// alu_top
module alu_top #(
    parameter A_WIDTH_TOP = 16,
    parameter B_WIDTH_TOP = 16
) (
    input   CLK,rst,
    input   [3 : 0] ALU_FUNC,
    input   [A_WIDTH_TOP - 1 : 0] A,
    input   [B_WIDTH_TOP - 1 : 0] B,
    output  [A_WIDTH_TOP + B_WIDTH_TOP - 1 : 0] Arith_OUT, Logic_OUT, CMP_OUT,Shift_OUT,
    output  Carry_OUT, Arith_Flag, Logic_Flag, CMP_Flag, Shift_Flag
);
make LEC_CHECK=0 ABC_AREA=1 CAP_MARGIN=20 CORE_ASPECT_RATIO=1.36 CORE_MARGIN=8 CORE_UTILIZATION=27 GPL_TIMING_DRIVEN=0 HOLD_SLACK_MARGIN=0.02 MAX_ROUTING_LAYER=met4 MIN_ROUTING_LAYER=met2 SLEW_MARGIN=15 TNS_END_PERCENT=15 finish   # period 178.0 ns
run.sh (not shown) runs the stock make flow with config.mk's settings and CLKGATE_MAP_FILE=.
Change:
==> flow/config.mk (replaced) <==
export PLATFORM = sky130hd
export DESIGN_NAME = alu_top
export DESIGN_NICKNAME = alu_top
export VERILOG_FILES = /design/flow/design.v
export SDC_FILE = /design/flow/constraint.sdc
export NUM_CORES = 4
export LEC_CHECK = 0
export CAP_MARGIN = 20
export CORE_MARGIN = 2
export CORE_UTILIZATION = 40
export SLEW_MARGIN = 20
==> flow/constraint.sdc (replaced) <==
create_clock -name core_clock -period 124.0 [get_ports {CLK}]
set_input_delay 24.8000 -clock core_clock [delete_from_list [all_inputs] [get_ports {CLK}]]
set_output_delay 24.8000 -clock core_clock [all_outputs]
set_load 0.01 [all_outputs]
Effect: The changed run ran to the end with no violations; via count is lower by 33%; die size is lower by 38%; global-route usage is lower by 1.8 points; routed wire length is lower by 10%; utilization is higher by 13 points; final cell count is lower by 23%; synthesized cell count is lower by 17%; count of clock-buffer cells in the layout stays the same.
Change:
--- a/flow/config.mk
+++ b/flow/config.mk
@@ -7,5 +7,7 @@
 export LEC_CHECK = 0
+export ABC_AREA = 1
 export CAP_MARGIN = 20
 export CORE_MARGIN = 2
-export CORE_UTILIZATION = 40
+export CORE_UTILIZATION = 72
+export CTS_CLUSTER_SIZE = 100
 export SLEW_MARGIN = 20
==> flow/constraint.sdc (replaced) <==
create_clock -name core_clock -period 131.0 [get_ports {CLK}]
set_input_delay 26.2000 -clock core_clock [delete_from_list [all_inputs] [get_ports {CLK}]]
set_output_delay 26.2000 -clock core_clock [all_outputs]
set_load 0.01 [all_outputs]
Setup slack improves by 4.8 ns.
Final area hardly moves.
Die size fell by well over a third.
Synthesized area is higher by a few percent.
Synthesized cell count increases by about a fifth.
Via count increases by a few percent.
Routed wire length goes down by roughly a tenth.
Sequential share of layout area barely changes.
Clock-buffer cell count shrinks by 1.
Change:
--- a/flow/config.mk
+++ b/flow/config.mk
@@ -10,4 +10,7 @@
 export CORE_MARGIN = 2
-export CORE_UTILIZATION = 72
+export CORE_UTILIZATION = 67
+export CTS_CLUSTER_DIAMETER = 284
 export CTS_CLUSTER_SIZE = 100
+export PLACE_DENSITY = 0.4
 export SLEW_MARGIN = 20
+export TNS_END_PERCENT = 5
==> flow/constraint.sdc (replaced) <==
create_clock -name core_clock -period 92.9 [get_ports {CLK}]
set_input_delay 18.5800 -clock core_clock [delete_from_list [all_inputs] [get_ports {CLK}]]
set_output_delay 18.5800 -clock core_clock [all_outputs]
set_load 0.01 [all_outputs]
What happened:
- The new run completed with no timing, DRC or antenna violations
- worst setup slack is worse by 10 ns
- critical path depth drops by 1
- via count climbs by roughly a tenth
- routed wire length climbs by about a fifth
- first-iteration DRC count climbs by a quarter to a third
- area after synthesis does not change
- synthesized cell count is unchanged
- flip-flop count stays the same
Change:
--- a/flow/config.mk
+++ b/flow/config.mk
@@ -10,7 +10,5 @@
 export CORE_MARGIN = 2
-export CORE_UTILIZATION = 67
-export CTS_CLUSTER_DIAMETER = 284
+export CORE_UTILIZATION = 62
+export CTS_CLUSTER_DIAMETER = 205
 export CTS_CLUSTER_SIZE = 100
-export PLACE_DENSITY = 0.4
 export SLEW_MARGIN = 20
-export TNS_END_PERCENT = 5
==> flow/constraint.sdc (replaced) <==
create_clock -name core_clock -period 69.2 [get_ports {CLK}]
set_input_delay 13.8400 -clock core_clock [delete_from_list [all_inputs] [get_ports {CLK}]]
set_output_delay 13.8400 -clock core_clock [all_outputs]
set_load 0.01 [all_outputs]
Result: Now the flow stopped in global routing (5_1_grt). Area after synthesis is unchanged. Die area increases by 7.9%. Synthesized cell count does not change.

---

== run 1 ==
alu_top again, from the RTL that the note above started with.
clock: 136.0 ns
lec_check: 0
abc_area: 0
cap_margin: 15
core_margin: 2
core_utilization: 71
cts_cluster_diameter: 261
cts_cluster_size: 34
min_routing_layer: met1
place_density_lb_addon: 0.0
setup_slack_margin: 5.0
slew_margin: 0
tns_end_percent: 25
Modified inputs, run 2 compared to run 1
diff --git a/flow/config.mk b/flow/config.mk
--- a/flow/config.mk
+++ b/flow/config.mk
@@ -7,10 +7,10 @@
 export LEC_CHECK = 0
-export ABC_AREA = 0
+export ABC_AREA = 1
 export CAP_MARGIN = 15
-export CORE_MARGIN = 2
-export CORE_UTILIZATION = 71
+export CORE_MARGIN = 10
+export CORE_UTILIZATION = 16
 export CTS_CLUSTER_DIAMETER = 261
-export CTS_CLUSTER_SIZE = 34
+export CTS_CLUSTER_SIZE = 98
 export MIN_ROUTING_LAYER = met1
-export PLACE_DENSITY_LB_ADDON = 0.0
+export PLACE_DENSITY = 0.77
 export SETUP_SLACK_MARGIN = 5.0
==> flow/constraint.sdc <==
create_clock -name core_clock -period 166.0 [get_ports {CLK}]
set_input_delay 33.2000 -clock core_clock [delete_from_list [all_inputs] [get_ports {CLK}]]
set_output_delay 33.2000 -clock core_clock [all_outputs]
set_load 0.01 [all_outputs]
==> results <==
Run 2 ended up with a lower met2 track demand over resource in global routing than run 1 did.
Final worst hold slack, run 2 and run 1, higher one = run 2.
Insertion delay to the later sink of the worst-skew pair: run 2 and run 1 compared, lower one is run 1
Run 2 ended with more count of non-filler cells in the finished layout than run 1.
Compared with run 1, run 2 has extra setup slack.
[inputs] run 3 vs run 2
diff --git a/flow/config.mk b/flow/config.mk
--- a/flow/config.mk
+++ b/flow/config.mk
@@ -7,6 +7,6 @@
 export LEC_CHECK = 0
-export ABC_AREA = 1
+export ABC_AREA = 0
 export CAP_MARGIN = 15
-export CORE_MARGIN = 10
-export CORE_UTILIZATION = 16
+export CORE_MARGIN = 2
+export CORE_UTILIZATION = 35
 export CTS_CLUSTER_DIAMETER = 261
Against run 2 as the reference, run 3 delivers a higher number of iterations in the first detailed-routing pass. Between run 2 and run 3, synthesized cell count decreased. From run 2 to run 3, cell depth of the worst hold path did not move at all. Vias: run 3 below run 2. Final design area excluding fillers for run 3 is lower than for run 2. Run comparison: run 2 timing startpoint of the critical path A[1]; run 3 timing startpoint of the critical path B[1]. Run 3 has synthesized area below what run 2 had. In run 3, the register-to-register slack came out 0.85 ns below the value in run 2. Run 3: PASS, flow complete, no timing, DRC or antenna violations.
